## hopselection
module hopselection(
clk_6M, rstz, p_033us,
regi_isMaster,
ps_pagerespTO,
fk_page,
scancase,
m_half_tslot_p,
connsnewslave, connsnewmaster,
txbit_period, rxbit_period,
fkset_p,   
psackfhs, pagetxfhs, pagetmp, pagerxackfhs ,
corre_threshold,
psrxfhs_succ_p,
psrxfhs,
pstxid,
m_tslot_p, ms_tslot_p,
ps_N_incr_p,
pageAB_2Npage_count, 
Atrain,
regi_interlace_offset, regi_page_k_nudge,
regi_AFH_mode,
regi_AFH_N, regi_AFH_channel_map,
ps, gips, is, giis, page, inquiry, mpr, spr, ir, conns,
prs_clock_frozen, prm_clock_frozen,
CLK, CLKE, CLKN, BD_ADDR,
counter_isFHS,
fk,
fk_chg_p, fk_chg_p_ff,
fk_pstxid
);
For scale: ~2000 cells after synthesis, ~170 flip-flops, ~270 I/O pins, ~18000 µm² of cells after synthesis.
Settings: LEC_CHECK=0, CAP_MARGIN=30, CELL_PAD_IN_SITES_GLOBAL_PLACEMENT=0, CORE_MARGIN=4, CORE_UTILIZATION=40, CTS_CLUSTER_SIZE=83, PLACE_DENSITY=0.91, SETUP_SLACK_MARGIN=3.08, SLEW_MARGIN=20, TNS_END_PERCENT=55; clock period 16.6 ns.
run.sh (not shown) runs the stock make flow with config.mk's settings and CLKGATE_MAP_FILE=.
The first run produced a layout that fails on negative setup slack.
==> next run, changes <==
Settings changed: CAP_MARGIN 30 to 20, CELL_PAD_IN_SITES_GLOBAL_PLACEMENT 0 to default, CORE_MARGIN 4 to 2, CTS_CLUSTER_SIZE 83 to default, PLACE_DENSITY 0.91 to 0.6, SETUP_SLACK_MARGIN 3.08 to default, TNS_END_PERCENT 55 to default.
Clock period 16.6 ns to 23.1 ns, I/O delays scaled along.
What happened: With this change the flow completed without violations; core utilization went down by 5.1 points; routed wire length went down by about 16%; cell area went down by about 9%; global-route usage went down by 1.6 points; cell count went down by 6.9%.
==> next run, changes <==
Settings changed: ABC_AREA from default to 1, CORE_UTILIZATION 40 to 62, CTS_CLUSTER_SIZE from default to 98.
Clock period 23.1 ns to 30.4 ns, I/O delays scaled along.
Result: Final cell count goes up by 14%. Sequential share of layout area goes up by 0.55 points. Synthesized area goes down by 1.8%.
==> next run, changes <==
Settings changed: ABC_AREA 1 to default, CORE_UTILIZATION 62 to 43, CTS_CLUSTER_SIZE 98 to default.
Clock period 30.4 ns to 23.1 ns, I/O delays scaled along.
Result:
- power is higher by a quarter to a third
- combinational power goes up by well over a third
- die area is higher by well over a third
- register-to-register slack gets worse by 6.4 ns
- cell area goes up by a few percent
- final cell count went down by roughly a tenth
- setup slack gets worse by 5.3 ns

---

Starting RTL as in the previous note.
clock: 21.1 ns
lec_check: 0
abc_area: 1
cap_margin: 20
core_margin: 2
core_utilization: 72
cts_cluster_diameter: 142
cts_cluster_size: 99
place_density: 0.42
setup_slack_margin: 1.16
slew_margin: 20
tns_end_percent: 15
The starting point finished with timing, DRC and antenna clean.
Rerun with:
- ABC_AREA: 1 -> default
- CORE_UTILIZATION: 72 -> 52
- CTS_CLUSTER_DIAMETER: 142 -> default
- PLACE_DENSITY: 0.42 -> 0.6
- SETUP_SLACK_MARGIN: 1.16 -> default
- TNS_END_PERCENT: 15 -> default
Count of clock-buffer cells in the layout rose by 2.
Wire length shrinks by 14%.
Global-route usage drops by 16 points.
Area after synthesis came out higher by 1.9%.
Register-to-register slack is better by 0.54 ns.
Critical path depth drops by 8.
Worst hold slack is about the same.
Sequential power barely changes.
Cell area climbs by 2.8%.
Rerun with:
- ABC_AREA: default -> 1
- CORE_UTILIZATION: 52 -> 72
- CTS_CLUSTER_DIAMETER: default -> 142
Outcome:
- The new run finished with timing, DRC and antenna clean
- non-clock buffer count decreases by 23
- utilization grows by 24 points
- synthesized area is lower by 1.8%
- first-iteration DRC count climbs to 2.8 times its value
- wire length came out higher by 15%
- register-to-register slack got worse by 0.54 ns
- power went down by 2.7%
- clock skew barely changes
- die size went down by 29%
- worst setup slack gets better by 0.27 ns
Rerun with:
- CORE_UTILIZATION: 72 -> 57
- CTS_CLUSTER_DIAMETER: 142 -> 260
- CTS_CLUSTER_SIZE: 99 -> 98
- clock period: 21.1 -> 12.9 ns (I/O delays scaled with it)
=> The changed run finished with setup timing left. Wire length rises by about 7.5%. Hold slack stays flat. Critical path depth falls by 2.
Rerun with:
- CAP_MARGIN: 20 -> 10
- CORE_UTILIZATION: 57 -> 72
- CTS_CLUSTER_DIAMETER: 260 -> default
- CTS_CLUSTER_SIZE: 98 -> 52
- HOLD_SLACK_MARGIN: default -> 0.29
- SETUP_SLACK_MARGIN: default -> 3.84
With this change the flow never finished: it broke off in 4_1_cts.
Synthesized area does not change.
Synthesized cell count does not change.
Die area decreases by about a fifth.

---

Starting RTL as in the previous note.
==> flow/config.mk <==
export PLATFORM = sky130hd
export DESIGN_NAME = hopselection
export DESIGN_NICKNAME = hopselection
export VERILOG_FILES = /design/flow/design.v
export SDC_FILE = /design/flow/constraint.sdc
export NUM_CORES = 4
export LEC_CHECK = 0
export CAP_MARGIN = 35
export CELL_PAD_IN_SITES_GLOBAL_PLACEMENT = 0
export CORE_ASPECT_RATIO = 0.84
export CORE_MARGIN = 9
export CORE_UTILIZATION = 28
export CTS_CLUSTER_DIAMETER = 167
export CTS_CLUSTER_SIZE = 93
export GPL_ROUTABILITY_DRIVEN = 0
export GPL_TIMING_DRIVEN = 1
export MAX_ROUTING_LAYER = met4
export PLACE_DENSITY_LB_ADDON = 0.2
export SLEW_MARGIN = 20
==> flow/constraint.sdc <==
create_clock -name core_clock -period 17.0 [get_ports {clk_6M}]
set_input_delay 3.4000 -clock core_clock [delete_from_list [all_inputs] [get_ports {clk_6M}]]
set_output_delay 3.4000 -clock core_clock [all_outputs]
set_load 0.01 [all_outputs]
The baseline finished but failed the layout checks on negative setup slack.
Edit:
==> flow/config.mk (replaced) <==
export PLATFORM = sky130hd
export DESIGN_NAME = hopselection
export DESIGN_NICKNAME = hopselection
export VERILOG_FILES = /design/flow/design.v
export SDC_FILE = /design/flow/constraint.sdc
export NUM_CORES = 4
export LEC_CHECK = 0
export CAP_MARGIN = 20
export CORE_MARGIN = 2
export CORE_UTILIZATION = 68
export CTS_CLUSTER_DIAMETER = 232
export CTS_CLUSTER_SIZE = 37
export MAX_ROUTING_LAYER = met4
export SLEW_MARGIN = 20
==> flow/constraint.sdc (replaced) <==
create_clock -name core_clock -period 15.1 [get_ports {clk_6M}]
set_input_delay 3.0200 -clock core_clock [delete_from_list [all_inputs] [get_ports {clk_6M}]]
set_output_delay 3.0200 -clock core_clock [all_outputs]
set_load 0.01 [all_outputs]
The new run completed, yet does not pass: negative setup slack.
Synthesized area stays the same.
Worst hold slack is better by 0.035 ns.
Routed wire length increases by a quarter to a third.
Non-clock buffer count came out higher by 12.
Utilization rises by 54 points.
Setup slack degrades by 2.3 ns.
Synthesized cell count does not change.
Clock power increases by about a fifth.

---

hopselection again, from the RTL that the note above started with.
==> flow/design.v (excerpt) <==
module hopselection(
clk_6M, rstz, p_033us,
regi_isMaster,
ps_pagerespTO,
fk_page,
scancase,
m_half_tslot_p,
connsnewslave, connsnewmaster,
txbit_period, rxbit_period,
fkset_p,   
psackfhs, pagetxfhs, pagetmp, pagerxackfhs ,
corre_threshold,
psrxfhs_succ_p,
psrxfhs,
pstxid,
m_tslot_p, ms_tslot_p,
ps_N_incr_p,
pageAB_2Npage_count, 
Atrain,
regi_interlace_offset, regi_page_k_nudge,
regi_AFH_mode,
regi_AFH_N, regi_AFH_channel_map,
ps, gips, is, giis, page, inquiry, mpr, spr, ir, conns,
prs_clock_frozen, prm_clock_frozen,
CLK, CLKE, CLKN, BD_ADDR,
counter_isFHS,
fk,
fk_chg_p, fk_chg_p_ff,
fk_pstxid
);
clock: 13.2 ns
lec_check: 0
abc_area: 1
cap_margin: 10
core_margin: 2
core_utilization: 72
cts_cluster_diameter: 398
cts_cluster_size: 52
place_density: 0.6
setup_slack_margin: 3.84
slew_margin: 20
The baseline died in clock tree synthesis (4_1_cts).
Rerun with:
Settings changed: ABC_AREA 1 to default, CAP_MARGIN 10 to 20, CORE_UTILIZATION 72 to 12, CTS_CLUSTER_DIAMETER 398 to default, CTS_CLUSTER_SIZE 52 to default, SETUP_SLACK_MARGIN 3.84 to default.
Clock period 13.2 ns to 30.4 ns, I/O delays scaled along.
Result: The new run finished clean. Synthesized cell count came out lower by 22%. Synthesized area rises by 1.9%. Die size rises to 5.9 times its value.
Rerun with:
Settings changed: CORE_UTILIZATION 12 to 69, CTS_CLUSTER_SIZE from default to 14, PLACE_DENSITY 0.6 to default.
Clock period 30.4 ns to 13.9 ns, I/O delays scaled along.
What happened: Now the flow ended with an error in global routing (5_1_grt) with GRT-0232. Synthesized area does not change. Synthesized cell count stays the same. Die size decreases by about 80%.

---

Starting RTL as in the previous note.
==> flow/design.v (excerpt) <==
module hopselection(
clk_6M, rstz, p_033us,
regi_isMaster,
ps_pagerespTO,
fk_page,
scancase,
m_half_tslot_p,
connsnewslave, connsnewmaster,
txbit_period, rxbit_period,
fkset_p,   
psackfhs, pagetxfhs, pagetmp, pagerxackfhs ,
corre_threshold,
psrxfhs_succ_p,
psrxfhs,
pstxid,
m_tslot_p, ms_tslot_p,
ps_N_incr_p,
pageAB_2Npage_count, 
Atrain,
regi_interlace_offset, regi_page_k_nudge,
regi_AFH_mode,
regi_AFH_N, regi_AFH_channel_map,
ps, gips, is, giis, page, inquiry, mpr, spr, ir, conns,
prs_clock_frozen, prm_clock_frozen,
CLK, CLKE, CLKN, BD_ADDR,
counter_isFHS,
fk,
fk_chg_p, fk_chg_p_ff,
fk_pstxid
);
input clk_6M, rstz, p_033us;
input regi_isMaster;
input ps_pagerespTO;
input fk_page;
input scancase;
input m_half_tslot_p;
input connsnewslave, connsnewmaster;
input txbit_period, rxbit_period;
input fkset_p;   
input psackfhs, pagetxfhs, pagetmp, pagerxackfhs ;
input corre_threshold;
wire [5:0] counter_clkN1;
wire [5:0] counter_clkE1;
input psrxfhs_succ_p;
input psrxfhs;
input pstxid;
input m_tslot_p, ms_tslot_p;
input ps_N_incr_p;
input [3:0] pageAB_2Npage_count;
input Atrain;
input [4:0] regi_interlace_offset, regi_page_k_nudge;
input regi_AFH_mode;
input [6:0] regi_AFH_N;
input [79:0] regi_AFH_channel_map;
input ps, gips, is, giis, page, inquiry, mpr, spr, ir, conns;
input prs_clock_frozen, prm_clock_frozen;
input [27:0] CLK, CLKE, CLKN, BD_ADDR;
input [4:0] counter_isFHS;
output [6:0] fk;
output fk_chg_p, fk_chg_p_ff;
output fk_pstxid;
wire [4:0] Xprm, Xir, Xprs;
wire [4:0] X;
wire Y1;
wire [5:0] Y2;
wire [4:0] A;
wire [3:0] B;
wire [4:0] C;
wire [8:0] D;
wire [6:0] E, F, Fprime;
wire fk_connsnewslave, fk_connsnewmaster;
wire fk_conns = conns | fk_connsnewslave | fk_connsnewmaster;
wire [27:0] fk_CLK = fk_conns ? CLK + 1'b1 : CLK;
wire [27:0] fk_CLKE = CLKE + 1'b1;
wire [27:0] fk_CLKN = CLKN + 1'b1;
hopctrlwd hopctrlwd_u(
.clk_6M               (clk_6M               ), 
.rstz                 (rstz                 ), 
  ...
clock: 21.1 ns
lec_check: 0
abc_area: 1
cap_margin: 15
core_margin: 2
core_utilization: 72
cts_cluster_diameter: 142
cts_cluster_size: 99
place_density: 0.6
setup_slack_margin: 1.15
slew_margin: 20
The baseline completed without violations.
Edit:
ABC_AREA = default   (was 1)
CAP_MARGIN = 20   (was 15)
CORE_UTILIZATION = 40   (was 72)
CTS_CLUSTER_DIAMETER = default   (was 142)
CTS_CLUSTER_SIZE = default   (was 99)
SETUP_SLACK_MARGIN = default   (was 1.15)
clock period = 25.0 ns   (was 21.1 ns; I/O delays follow)
What happened: Flip-flop count stays the same. Via count decreases by 20%. Die size increases by 81%. Wire length decreases by 12%. Area after synthesis increases by 1.9%. Clock power decreases by 8.4%. Setup slack is better by 0.29 ns.
Edit:
CTS_CLUSTER_SIZE = 83   (was default)
PLACE_DENSITY = 0.85   (was 0.6)
The changed run finished clean.
Global-route usage rises by 0.28 points.
Sequential share of layout area hardly moves.
Routed wire length rose by a few percent.
Hold slack degrades by 0.0058 ns.
Clock-buffer cell count goes down by 5.
Critical path depth climbs by 9.
Die size does not change.
Clock power is lower by roughly a tenth.
Setup slack got worse by 0.47 ns.
Design area is about the same.
Non-clock buffer count went up by 3.
Edit:
CORE_UTILIZATION = 18   (was 40)
CTS_CLUSTER_SIZE = default   (was 83)
GPL_ROUTABILITY_DRIVEN = 0   (was default)
PLACE_DENSITY = 0.6   (was 0.85)
TNS_END_PERCENT = 55   (was default)
Outcome:
- The new run produced a clean layout
- via count decreases by 5.3%
- power came out higher by 1.9%
- global-route usage falls by 12 points
- die size goes up by 120%
- cell area rose by 4.3%
- clock-buffer cell count shrinks by 2
- first-iteration DRC count fell by 21%
- sequential share of layout area decreases by 0.82 points
Edit:
ABC_AREA = 1   (was default)
CAP_MARGIN = 25   (was 20)
GPL_ROUTABILITY_DRIVEN = 1   (was 0)
HOLD_SLACK_MARGIN = 0.19   (was default)
SLEW_MARGIN = 25   (was 20)
TNS_END_PERCENT = 100   (was 55)
- routed wire length came out higher by 7.6%
- first-iteration DRC count came out higher by 10%
- critical path depth came out higher by 7
- fmax came out higher by 10%
- design area came out lower by 1.4%
- via count came out higher by 13%

---

Starting RTL as in the previous note.
Settings: LEC_CHECK=0, ABC_AREA=1, CAP_MARGIN=15, CORE_MARGIN=2, CORE_UTILIZATION=72, CTS_CLUSTER_DIAMETER=142, CTS_CLUSTER_SIZE=99, HOLD_SLACK_MARGIN=-0.06, PLACE_DENSITY=0.6, SLEW_MARGIN=20; clock period 21.1 ns.
Rerun with:
--- a/flow/config.mk
+++ b/flow/config.mk
@@ -7,10 +7,10 @@
 export LEC_CHECK = 0
 export ABC_AREA = 1
-export CAP_MARGIN = 15
+export CAP_MARGIN = 10
 export CORE_MARGIN = 2
 export CORE_UTILIZATION = 72
-export CTS_CLUSTER_DIAMETER = 142
-export CTS_CLUSTER_SIZE = 99
-export HOLD_SLACK_MARGIN = -0.06
+export CTS_CLUSTER_DIAMETER = 288
+export CTS_CLUSTER_SIZE = 52
 export PLACE_DENSITY = 0.6
+export SETUP_SLACK_MARGIN = 3.84
 export SLEW_MARGIN = 20
==> flow/constraint.sdc (replaced) <==
create_clock -name core_clock -period 13.2 [get_ports {clk_6M}]
set_input_delay 2.6400 -clock core_clock [delete_from_list [all_inputs] [get_ports {clk_6M}]]
set_output_delay 2.6400 -clock core_clock [all_outputs]
set_load 0.01 [all_outputs]
Outcome: The new run aborted during 4_1_cts, error DPL-0033; area after synthesis is unchanged; die size does not change; synthesized cell count is unchanged.
Rerun with:
==> flow/config.mk (replaced) <==
export PLATFORM = sky130hd
export DESIGN_NAME = hopselection
export DESIGN_NICKNAME = hopselection
export VERILOG_FILES = /design/flow/design.v
export SDC_FILE = /design/flow/constraint.sdc
export NUM_CORES = 4
export LEC_CHECK = 0
export CAP_MARGIN = 20
export CORE_MARGIN = 2
export CORE_UTILIZATION = 58
export SLEW_MARGIN = 20
==> flow/constraint.sdc (replaced) <==
create_clock -name core_clock -period 12.8 [get_ports {clk_6M}]
set_input_delay 2.5600 -clock core_clock [delete_from_list [all_inputs] [get_ports {clk_6M}]]
set_output_delay 2.5600 -clock core_clock [all_outputs]
set_load 0.01 [all_outputs]
After rerunning: The new run finished with negative setup slack left. Synthesized cell count drops by 22%. Synthesized area climbs by 1.9%. Die size climbs by 26%.

---

Starting RTL as in the previous note.
export LEC_CHECK = 0
export CAP_MARGIN = 40
export CORE_MARGIN = 2
export CORE_UTILIZATION = 70
export CTS_CLUSTER_DIAMETER = 57
export CTS_CLUSTER_SIZE = 14
export SETUP_SLACK_MARGIN = 3.71
export SLEW_MARGIN = 20
create_clock -name core_clock -period 13.9 [get_ports {clk_6M}]
The first run ended with an error in global routing (GRT-0116).
Change:
--- a/flow/config.mk
+++ b/flow/config.mk
@@ -6,9 +6,10 @@
 export NUM_CORES = 4
 export LEC_CHECK = 0
-export CAP_MARGIN = 40
+export ABC_AREA = 1
+export CAP_MARGIN = 20
 export CORE_MARGIN = 2
-export CORE_UTILIZATION = 70
-export CTS_CLUSTER_DIAMETER = 57
-export CTS_CLUSTER_SIZE = 14
+export CORE_UTILIZATION = 72
+export CTS_CLUSTER_DIAMETER = 226
+export HOLD_SLACK_MARGIN = 0.28
 export SETUP_SLACK_MARGIN = 3.71
 export SLEW_MARGIN = 20
==> flow/constraint.sdc (replaced) <==
create_clock -name core_clock -period 12.8 [get_ports {clk_6M}]
set_input_delay 2.5600 -clock core_clock [delete_from_list [all_inputs] [get_ports {clk_6M}]]
set_output_delay 2.5600 -clock core_clock [all_outputs]
set_load 0.01 [all_outputs]
=> With this change the flow never finished: it broke off in clock tree synthesis with DPL-0038; area after synthesis came out lower by 1.8%; die size drops by 4.5%; synthesized cell count goes up by 28%.
Change:
--- a/flow/config.mk
+++ b/flow/config.mk
@@ -9,7 +9,7 @@
 export CAP_MARGIN = 20
 export CORE_MARGIN = 2
-export CORE_UTILIZATION = 72
-export CTS_CLUSTER_DIAMETER = 226
+export CORE_UTILIZATION = 71
+export CTS_CLUSTER_DIAMETER = 50
+export CTS_CLUSTER_SIZE = 40
 export HOLD_SLACK_MARGIN = 0.28
-export SETUP_SLACK_MARGIN = 3.71
 export SLEW_MARGIN = 20
With this change the flow died in global routing. Die area climbs by 1.4%. Synthesized area stays the same. Synthesized cell count stays the same.
Change:
--- a/flow/config.mk
+++ b/flow/config.mk
@@ -9,7 +9,6 @@
 export CAP_MARGIN = 20
 export CORE_MARGIN = 2
-export CORE_UTILIZATION = 71
-export CTS_CLUSTER_DIAMETER = 50
-export CTS_CLUSTER_SIZE = 40
+export CORE_UTILIZATION = 66
+export CTS_CLUSTER_DIAMETER = 226
 export HOLD_SLACK_MARGIN = 0.28
 export SLEW_MARGIN = 20
What happened: The new run finished but fails on negative setup slack. Synthesized cell count is unchanged. Die area increases by about 7%. Synthesized area does not change.
No activity file was given, so power comes from the tool's default toggle rates.
